Setup of onyx:
Design Hq2x, start of the top module:
module Hq2x #(parameter LENGTH = 16, parameter HALF_DEPTH = 1, parameter DWIDTH = HALF_DEPTH ? 11 : 23)
(
	input             clk,
	input             ce_in,
	input  [DWIDTH:0] inputpixel,
	input             mono,
	input             disable_hq2x,
	input             reset_frame,
	input             reset_line,
	input             ce_out,
	input       [1:0] read_y,
	input             hblank,
	output [DWIDTH:0] outpixel
);
localparam AWIDTH = $clog2(LENGTH)-1;
localparam DWIDTH1 = DWIDTH+1;
function [5:0] hq_table;
	input [7:0] idx;
begin
	case (idx)
		8'd0: hq_table = 6'd19;
		8'd1: hq_table = 6'd19;
		8'd2: hq_table = 6'd26;
		8'd3: hq_table = 6'd11;
		8'd4: hq_table = 6'd19;
		8'd5: hq_table = 6'd19;
		8'd6: hq_table = 6'd26;
		8'd7: hq_table = 6'd11;
		8'd8: hq_table = 6'd23;
		8'd9: hq_table = 6'd15;
		8'd10: hq_table = 6'd47;
		8'd11: hq_table = 6'd35;
		8'd12: hq_table = 6'd23;
		8'd13: hq_table = 6'd15;
		8'd14: hq_table = 6'd55;
		8'd15: hq_table = 6'd39;
		8'd16: hq_table = 6'd19;
		8'd17: hq_table = 6'd19;
		8'd18: hq_table = 6'd26;
		8'd19: hq_table = 6'd58;
		8'd20: hq_table = 6'd19;
		8'd21: hq_table = 6'd19;
  ...
make LEC_CHECK=0 ABC_AREA=1 CAP_MARGIN=20 CORE_MARGIN=2 CORE_UTILIZATION=70 CTS_CLUSTER_SIZE=17 PLACE_DENSITY=0.6 SLEW_MARGIN=20 finish   # period 4.49 ns
run.sh (not shown) runs the stock make flow with config.mk's settings and CLKGATE_MAP_FILE=.
onyx completed end to end; final checks failed (negative setup slack).
Modified inputs, violet compared to onyx
-- flow/config.mk --
<<< onyx, line 8
export ABC_AREA = 1
>>> violet, line 8
<<< onyx, line 11
export CORE_UTILIZATION = 70
export CTS_CLUSTER_SIZE = 17
>>> violet, line 10
export CORE_UTILIZATION = 45
<<< onyx, line 14
>>> violet, line 12
export SETUP_SLACK_MARGIN = -0.24
==> flow/constraint.sdc <==
create_clock -name core_clock -period 7.21 [get_ports {clk}]
set_input_delay 1.4420 -clock core_clock [delete_from_list [all_inputs] [get_ports {clk}]]
set_output_delay 1.4420 -clock core_clock [all_outputs]
set_load 0.01 [all_outputs]
Results
violet finished every stage and its layout cleared the timing, DRC and antenna checks.
Re share of the yosys chip area belonging to registers: onyx and violet aren't equal, and the higher value belongs to violet.
Taking onyx as 1.0, violet lands at 1.5 on average cell area after synthesis.
Going from onyx to violet, number of setup violations in the final report went down, total power moved down, worst slack at placement increased 1520 ps, global-route track usage on met1 has decreased.
Net count reported at finish sits lower in violet than in onyx.
Of violet and onyx, it is violet that has the higher minimum period implied by the final worst setup slack.
Setup changes, violet to amber
-- flow/config.mk --
<<< violet, line 10
export CORE_UTILIZATION = 45
>>> amber, line 10
export CORE_UTILIZATION = 72
export CTS_CLUSTER_DIAMETER = 258
<<< violet, line 12
export SETUP_SLACK_MARGIN = -0.24
>>> amber, line 13
==> flow/constraint.sdc <==
create_clock -name core_clock -period 4.01 [get_ports {clk}]
set_input_delay 0.8020 -clock core_clock [delete_from_list [all_inputs] [get_ports {clk}]]
set_output_delay 0.8020 -clock core_clock [all_outputs]
set_load 0.01 [all_outputs]
### Flow results
- Although it ran to completion, amber produced a layout that fails the final checks because of negative setup slack.
- The flow did not stop early for violet: all stages ran, and the layout cleared the timing, DRC and antenna checks.
- For met1 routed wirelength after detailed routing, dividing the value from violet by the value from amber gives 1.10.
- Looking only at global-route usage over all layers, and setting everything else aside, the higher value of violet and amber goes to amber.
- amber improves on violet in highest clock frequency the design can meet.
- Comparing violet and amber, total power is higher on amber.
- Taking violet as the reference, in amber post-layout instance count excluding filler cells decreased 568, number of gates on the worst path with buffers counted decreased 4.

---

Starting RTL as in the previous note.
Design Hq2x, start of the top module:
module Hq2x #(parameter LENGTH = 16, parameter HALF_DEPTH = 1, parameter DWIDTH = HALF_DEPTH ? 11 : 23)
(
	input             clk,
	input             ce_in,
	input  [DWIDTH:0] inputpixel,
	input             mono,
	input             disable_hq2x,
	input             reset_frame,
	input             reset_line,
	input             ce_out,
	input       [1:0] read_y,
	input             hblank,
	output [DWIDTH:0] outpixel
);
make LEC_CHECK=0 ABC_AREA=1 CAP_MARGIN=30 CORE_ASPECT_RATIO=1.32 CORE_MARGIN=2 CORE_UTILIZATION=72 CTS_CLUSTER_DIAMETER=258 CTS_CLUSTER_SIZE=10 PLACE_DENSITY=0.6 SETUP_SLACK_MARGIN=1.15 SLEW_MARGIN=20 TNS_END_PERCENT=5 finish   # period 4.01 ns
The first run ran to the end with violations: setup timing.
Rerun with:
==> flow/config.mk (replaced) <==
export PLATFORM = sky130hd
export DESIGN_NAME = Hq2x
export DESIGN_NICKNAME = Hq2x
export VERILOG_FILES = /design/flow/design.v
export SDC_FILE = /design/flow/constraint.sdc
export NUM_CORES = 4
export LEC_CHECK = 0
export CAP_MARGIN = 40
export CORE_MARGIN = 2
export CORE_UTILIZATION = 72
export PLACE_DENSITY = 0.6
export SETUP_SLACK_MARGIN = -0.27
export SLEW_MARGIN = 20
==> flow/constraint.sdc (replaced) <==
create_clock -name core_clock -period 5.54 [get_ports {clk}]
set_input_delay 1.1080 -clock core_clock [delete_from_list [all_inputs] [get_ports {clk}]]
set_output_delay 1.1080 -clock core_clock [all_outputs]
set_load 0.01 [all_outputs]
The changed run finished with setup timing left.
Worst hold slack gains 0.080 ns.
Die size came out lower slightly.
Design area came out lower by a few percent.
First-iteration DRC count came out lower by about a fifth.
Sequential cell count does not change.
Wire length came out lower slightly.
Critical path depth came out lower by 7.

---

## P
Hq2x again, from the RTL that the note above started with.
// Hq2x
module Hq2x #(parameter LENGTH = 16, parameter HALF_DEPTH = 1, parameter DWIDTH = HALF_DEPTH ? 11 : 23)
(
	input             clk,
	input             ce_in,
	input  [DWIDTH:0] inputpixel,
	input             mono,
	input             disable_hq2x,
	input             reset_frame,
	input             reset_line,
	input             ce_out,
	input       [1:0] read_y,
	input             hblank,
	output [DWIDTH:0] outpixel
);
Settings: LEC_CHECK=0, ABC_AREA=1, CAP_MARGIN=20, CORE_MARGIN=2, CORE_UTILIZATION=68, PLACE_DENSITY=0.6, SLEW_MARGIN=20; clock period 5.39 ns.
P ran in full, but the layout does not pass; the checks complain about setup timing.
Setup changes, P to Q
diff --git a/flow/config.mk b/flow/config.mk
--- a/flow/config.mk
+++ b/flow/config.mk
@@ -6,8 +6,9 @@
 export NUM_CORES = 4
 export LEC_CHECK = 0
-export ABC_AREA = 1
 export CAP_MARGIN = 20
 export CORE_MARGIN = 2
-export CORE_UTILIZATION = 68
+export CORE_UTILIZATION = 45
+export GPL_ROUTABILITY_DRIVEN = 0
+export MAX_ROUTING_LAYER = met4
 export PLACE_DENSITY = 0.6
 export SLEW_MARGIN = 20
==> flow/constraint.sdc <==
create_clock -name core_clock -period 8.0 [get_ports {clk}]
set_input_delay 1.6000 -clock core_clock [delete_from_list [all_inputs] [get_ports {clk}]]
set_output_delay 1.6000 -clock core_clock [all_outputs]
set_load 0.01 [all_outputs]
Findings:
- In summary, Q completed successfully, with a layout that passed the timing, DRC and antenna checks.
- Q vs. P: design area shrank by 4.2%; placement-stage worst setup slack went up 1690 ps; critical path depth shrank by 7.
Inputs modified between Q and R:
diff --git a/flow/config.mk b/flow/config.mk
--- a/flow/config.mk
+++ b/flow/config.mk
@@ -7,8 +7,12 @@
 export LEC_CHECK = 0
 export CAP_MARGIN = 20
+export CELL_PAD_IN_SITES_DETAIL_PLACEMENT = 2
+export CELL_PAD_IN_SITES_GLOBAL_PLACEMENT = 2
 export CORE_MARGIN = 2
-export CORE_UTILIZATION = 45
-export GPL_ROUTABILITY_DRIVEN = 0
+export CORE_UTILIZATION = 24
+export CTS_CLUSTER_DIAMETER = 62
 export MAX_ROUTING_LAYER = met4
-export PLACE_DENSITY = 0.6
+export MIN_ROUTING_LAYER = met2
+export SETUP_SLACK_MARGIN = 1.64
 export SLEW_MARGIN = 20
+export TNS_END_PERCENT = 10
--- outcome ---
Against Q, R reports a layout overhead on the synthesized area that is higher. Going from Q to R, initial antenna violation count shrinks by 7. Count of clock-buffer cells in the layout, R vs Q: up by a little under 10%. As far as final-layout setup total negative slack goes, R and Q are indistinguishable; the numbers are identical. NOTE: cell depth of the worst setup path in R exceeds that of Q. [R vs Q] routed length on met1: lower in R. [R vs Q] register-to-register slack: higher in R. Relative to Q, the power of R is higher by 7.6%. Looking at peak-usage layer in the global routing report, the met1 result is from Q; the met3 one comes from R. Summary: setup slack, R better than Q. The final layout from R, which completed every stage, passed the timing, DRC and antenna checks at the end of the flow. R vs Q, last element of the critical path: blender.i20[11]$_DFFE_PP_ vs blender.i20[20]$_DFFE_PP_. R against Q; final cell count is up by more than a quarter.
The inputs of S differ from those of R as listed below.
==> flow/config.mk <==
export PLATFORM = sky130hd
export DESIGN_NAME = Hq2x
export DESIGN_NICKNAME = Hq2x
export VERILOG_FILES = /design/flow/design.v
export SDC_FILE = /design/flow/constraint.sdc
export NUM_CORES = 4
export LEC_CHECK = 0
export CAP_MARGIN = 20
export CORE_MARGIN = 2
export CORE_UTILIZATION = 62
export PLACE_DENSITY = 0.6
export SLEW_MARGIN = 20
==> flow/constraint.sdc <==
create_clock -name core_clock -period 7.03 [get_ports {clk}]
set_input_delay 1.4060 -clock core_clock [delete_from_list [all_inputs] [get_ports {clk}]]
set_output_delay 1.4060 -clock core_clock [all_outputs]
set_load 0.01 [all_outputs]
## What came out
S: flow completed, timing, DRC and antenna clean. No stage failed in R, and the final checks on the layout all came back clean. Re via count: S and R aren't equal, and the lower value belongs to S. Looking at S and R, the clock power is a wash. Relative to R, number of nets at the end of the flow decreased by 1.2% in S. In S, the number of placed cells counting well taps came out 4065 below the value in R.
What T does differently from S at the input level:
diff --git a/flow/config.mk b/flow/config.mk
--- a/flow/config.mk
+++ b/flow/config.mk
@@ -8,5 +8,5 @@
 export CAP_MARGIN = 20
 export CORE_MARGIN = 2
-export CORE_UTILIZATION = 62
+export CORE_UTILIZATION = 52
 export PLACE_DENSITY = 0.6
 export SLEW_MARGIN = 20
==> flow/constraint.sdc <==
create_clock -name core_clock -period 7.21 [get_ports {clk}]
set_input_delay 1.4420 -clock core_clock [delete_from_list [all_inputs] [get_ports {clk}]]
set_output_delay 1.4420 -clock core_clock [all_outputs]
set_load 0.01 [all_outputs]
Taking S as the reference, in T first-iteration DRC count went down 18%; instance area after placement increased by 0.50% relative to the old numbers; clock-buffer cell count level. Diff S -> T | share of power burned in combinational logic | decrease of 0.3 points. Number of nets in the finished design essentially unchanged between T and S. Re pin slew with the least headroom to its limit: T is 19 ps down on S. Diff T..S | area after synthesis | negligible. The first-pass iteration count of the detailed router number comes out higher for T vs S. Compared with S, in T cell area went up by 1.0%; power dropped 0.43%. As of T, floorplan die area had risen by more than 10% compared to S.

---

## north
Hq2x again, from the RTL that the note above started with.
export LEC_CHECK = 0
export CAP_MARGIN = 5
export CORE_MARGIN = 2
export CORE_UTILIZATION = 72
export PLACE_DENSITY = 0.37
export SLEW_MARGIN = 20
create_clock -name core_clock -period 4.01 [get_ports {clk}]
[north] flow finished | final checks: failed | reasons: setup timing
Input-level comparison between south and north:
diff --git a/flow/config.mk b/flow/config.mk
--- a/flow/config.mk
+++ b/flow/config.mk
@@ -8 +8,2 @@
-export CAP_MARGIN = 5
+export ABC_AREA = 0
+export CAP_MARGIN = 40
@@ -11 +12,4 @@
-export PLACE_DENSITY = 0.37
+export CTS_CLUSTER_DIAMETER = 396
+export CTS_CLUSTER_SIZE = 17
+export PLACE_DENSITY = 0.38
+export SETUP_SLACK_MARGIN = -0.3
==> comparison <==
- Ran to the end and failed final checks on setup timing: south.
- south has more setup slack than north.
- Non-clock buffer count in south is 9.9% higher than in north
- Min sequential share of power across south and north: north
The following lists how east was set up differently from south:
diff --git a/flow/config.mk b/flow/config.mk
--- a/flow/config.mk
+++ b/flow/config.mk
@@ -8 +8 @@
-export ABC_AREA = 0
+export ABC_AREA = 1
@@ -12,4 +12,3 @@
-export CTS_CLUSTER_DIAMETER = 396
-export CTS_CLUSTER_SIZE = 17
-export PLACE_DENSITY = 0.38
-export SETUP_SLACK_MARGIN = -0.3
+export CTS_CLUSTER_SIZE = 89
+export PLACE_DENSITY = 0.6
+export SETUP_SLACK_MARGIN = 1.03
### Flow results
- Delta(buffer depth of the longest clock path, east - south) > 0
- In east the mean instance size in the synthesized netlist turned out 5.6 um2 lower than in south.
- Against south, wire length of the first global-routing pass in east came out worse.
- STATUS run=east STAGES=ALL_DONE FINAL_CHECKS=FAILED CAUSE=setup timing
- Diff south -> east: area after synthesis went up, count of clock-buffer cells in the layout grew by 90, post-synthesis to final-layout area growth climbed 4.3 points.
- [east] total power rose 16% relative to south
- south → east: inverter tally of the final layout excluding the clock network has increased, utilization of the core after routing climbed 3.2 points.

---

== quartz ==
Hq2x again, from the RTL that the note above started with.
==> flow/config.mk <==
export PLATFORM = sky130hd
export DESIGN_NAME = Hq2x
export DESIGN_NICKNAME = Hq2x
export VERILOG_FILES = /design/flow/design.v
export SDC_FILE = /design/flow/constraint.sdc
export NUM_CORES = 4
export LEC_CHECK = 0
export ABC_AREA = 0
export CAP_MARGIN = 15
export CELL_PAD_IN_SITES_DETAIL_PLACEMENT = 1
export CORE_ASPECT_RATIO = 0.98
export CORE_MARGIN = 10
export CORE_UTILIZATION = 22
export GPL_ROUTABILITY_DRIVEN = 1
export HOLD_SLACK_MARGIN = 0.28
export MAX_ROUTING_LAYER = met4
export MIN_ROUTING_LAYER = met2
export PLACE_DENSITY_LB_ADDON = 0.15
export SLEW_MARGIN = 25
export TNS_END_PERCENT = 75
==> flow/constraint.sdc <==
create_clock -name core_clock -period 4.6 [get_ports {clk}]
set_input_delay 0.9200 -clock core_clock [delete_from_list [all_inputs] [get_ports {clk}]]
set_output_delay 0.9200 -clock core_clock [all_outputs]
set_load 0.01 [all_outputs]
quartz had finished all stages when the layout checks came back failing, citing negative setup slack.
What fjord does differently from quartz at the input level:
- CELL_PAD_IN_SITES_DETAIL_PLACEMENT: 1 -> 0
- MAX_ROUTING_LAYER: met4 -> met5
- HOLD_SLACK_MARGIN: 0.28 -> unset
- CTS_CLUSTER_SIZE: unset -> 24
- CORE_UTILIZATION: 22 -> 72
- PLACE_DENSITY_LB_ADDON: 0.15 -> unset
- CORE_ASPECT_RATIO: 0.98 -> 1.15
- CORE_MARGIN: 10 -> 2
- SLEW_MARGIN: 25 -> 20
- CTS_CLUSTER_DIAMETER: unset -> 360
- MIN_ROUTING_LAYER: met2 -> met1
- SETUP_SLACK_MARGIN: unset -> -0.33
### Flow results
Finished, but not clean: fjord, with negative setup slack.
In quartz the implementation ran to completion but is not tape-out ready, as the final checks report negative setup slack.
Per the comparison of fjord with quartz, post-layout minimum cycle time increased 12 ps; placement-stage cell area went down; overall power after layout went down; non-clock buffer count fell 17%.
The inputs of ember differ from those of fjord as listed below.
- CORE_ASPECT_RATIO now 0.98, was 1.15
- CORE_MARGIN now 5, was 2
- CTS_CLUSTER_SIZE no longer set, was 24
- CTS_CLUSTER_DIAMETER no longer set, was 360
- CORE_UTILIZATION now 67, was 72
- SETUP_SLACK_MARGIN no longer set, was -0.33
## What came out
The final report for ember shows a completed flow and a layout that fails verification, specifically negative setup slack.
Going from fjord to ember, core box area grew by a little under 10%.
Diff ember..fjord | cell count after synthesis | unchanged
The leakage power figure of ember exceeds that of fjord by about 6%.
Final hold slack was higher in the run labelled fjord.
When ember is set beside fjord, its final cell count turns out to be about 5% larger.
Looking at final design area excluding fillers across fjord and ember, the one that comes out lower is fjord.
When ember is measured against fjord, its clock insertion delay at the later pin of the skew report turns out 90 ps higher.
ember vs. fjord: setup slack went down by 33 ps.
ember vs fjord: total wire length after detailed routing down slightly
The share of the cycle needed by the critical path after routing in ember was higher than what fjord gave.
Lower core utilization of the finished layout was reported by ember, not fjord.
The inputs of yarrow differ from those of ember as listed below.
- swapping 15 for 40 in CAP_MARGIN
- clearing MIN_ROUTING_LAYER, which used to be met1
- clearing CORE_ASPECT_RATIO, which used to be 0.98
- swapping 5 for 2 in CORE_MARGIN
- putting PLACE_DENSITY at 0.6 where nothing was set
- swapping 67 for 72 in CORE_UTILIZATION
- clearing GPL_ROUTABILITY_DRIVEN, which used to be 1
- clearing MAX_ROUTING_LAYER, which used to be met5
- clearing TNS_END_PERCENT, which used to be 75
- swapping 0 for 1 in ABC_AREA
- clearing CELL_PAD_IN_SITES_DETAIL_PLACEMENT, which used to be 0
- swapping 4.6 for 4.69 in the clock period (ns, I/O delays scaled along)
--- outcome ---
From the logs: yarrow reached the end of the flow and failed the layout checks with negative setup slack.
Looking at register-to-register setup slack across yarrow and ember, the one that comes out lower is ember.
yarrow ends up with a first-pass GRT wire length that is 15% higher than in ember.
Placed standard-cell area in yarrow is 1.4% higher than in ember
Global-route usage: yarrow vs ember up 7.4 points
Non-clock buffer count (lower): ember
Between ember and yarrow, logic share of the area decreased.
Layout overhead on the synthesized area ends up lower on ember.
The inputs of pepper differ from those of yarrow as listed below.
- clearing ABC_AREA, which used to be 1
- swapping 72 for 45 in CORE_UTILIZATION
- swapping 40 for 20 in CAP_MARGIN
- swapping 4.69 for 8.0 in the clock period (ns, I/O delays scaled along)
### Flow results
- Sequential share of layout area in pepper is 4.4 points above yarrow.
- In the metrics for pepper and yarrow, the one carrying the higher area fraction in compound gates is yarrow.
- Of pepper and yarrow, only yarrow fails to finish with a clean layout.
- Complete run, failing final checks: yarrow, reason negative setup slack.
- yarrow consumes more power than pepper.
- Taking yarrow as the reference, in pepper routed wire length now smaller; internal power consumption down about 47%.
What harbor does differently from pepper at the input level:
- putting SETUP_SLACK_MARGIN at 0.33 where nothing was set
- putting ABC_AREA at 1 where nothing was set
- putting GPL_ROUTABILITY_DRIVEN at 0 where nothing was set
- putting CORE_ASPECT_RATIO at 0.7 where nothing was set
- putting CELL_PAD_IN_SITES_DETAIL_PLACEMENT at 1 where nothing was set
- putting MAX_ROUTING_LAYER at met4 where nothing was set
--- outcome ---
- harbor finished every stage and its layout cleared the timing, DRC and antenna checks.
- The main kind of combinational logic by area comes out multiplexers in one run and AND-OR/OR-AND gates in the other, namely in pepper and harbor respectively.
- Diff pepper -> harbor: number of combinational gates with multiple inputs increased 2726, maximum fanout count along the critical path shows an increase of about 4%, multiplexer share of the synthesized area went down 14 points, worst hold slack after final layout shows an increase of 11 ps.
- pepper → harbor: final design area excluding fillers increased by 430 um^2 relative to the old numbers, yosys synthesis chip area increased by about 1.5% relative to the old numbers, number of buffers added on ports closely matched the old numbers, area occupied by multi-input gates decreased by about 2.3% relative to the old numbers, inverter tally of the final layout excluding the clock network increased by about 170% relative to the old numbers.
- Between pepper and harbor, combinational power share increased.
- pepper has a higher clock share of power than harbor.
Power is estimated from default activity; no workload was simulated.
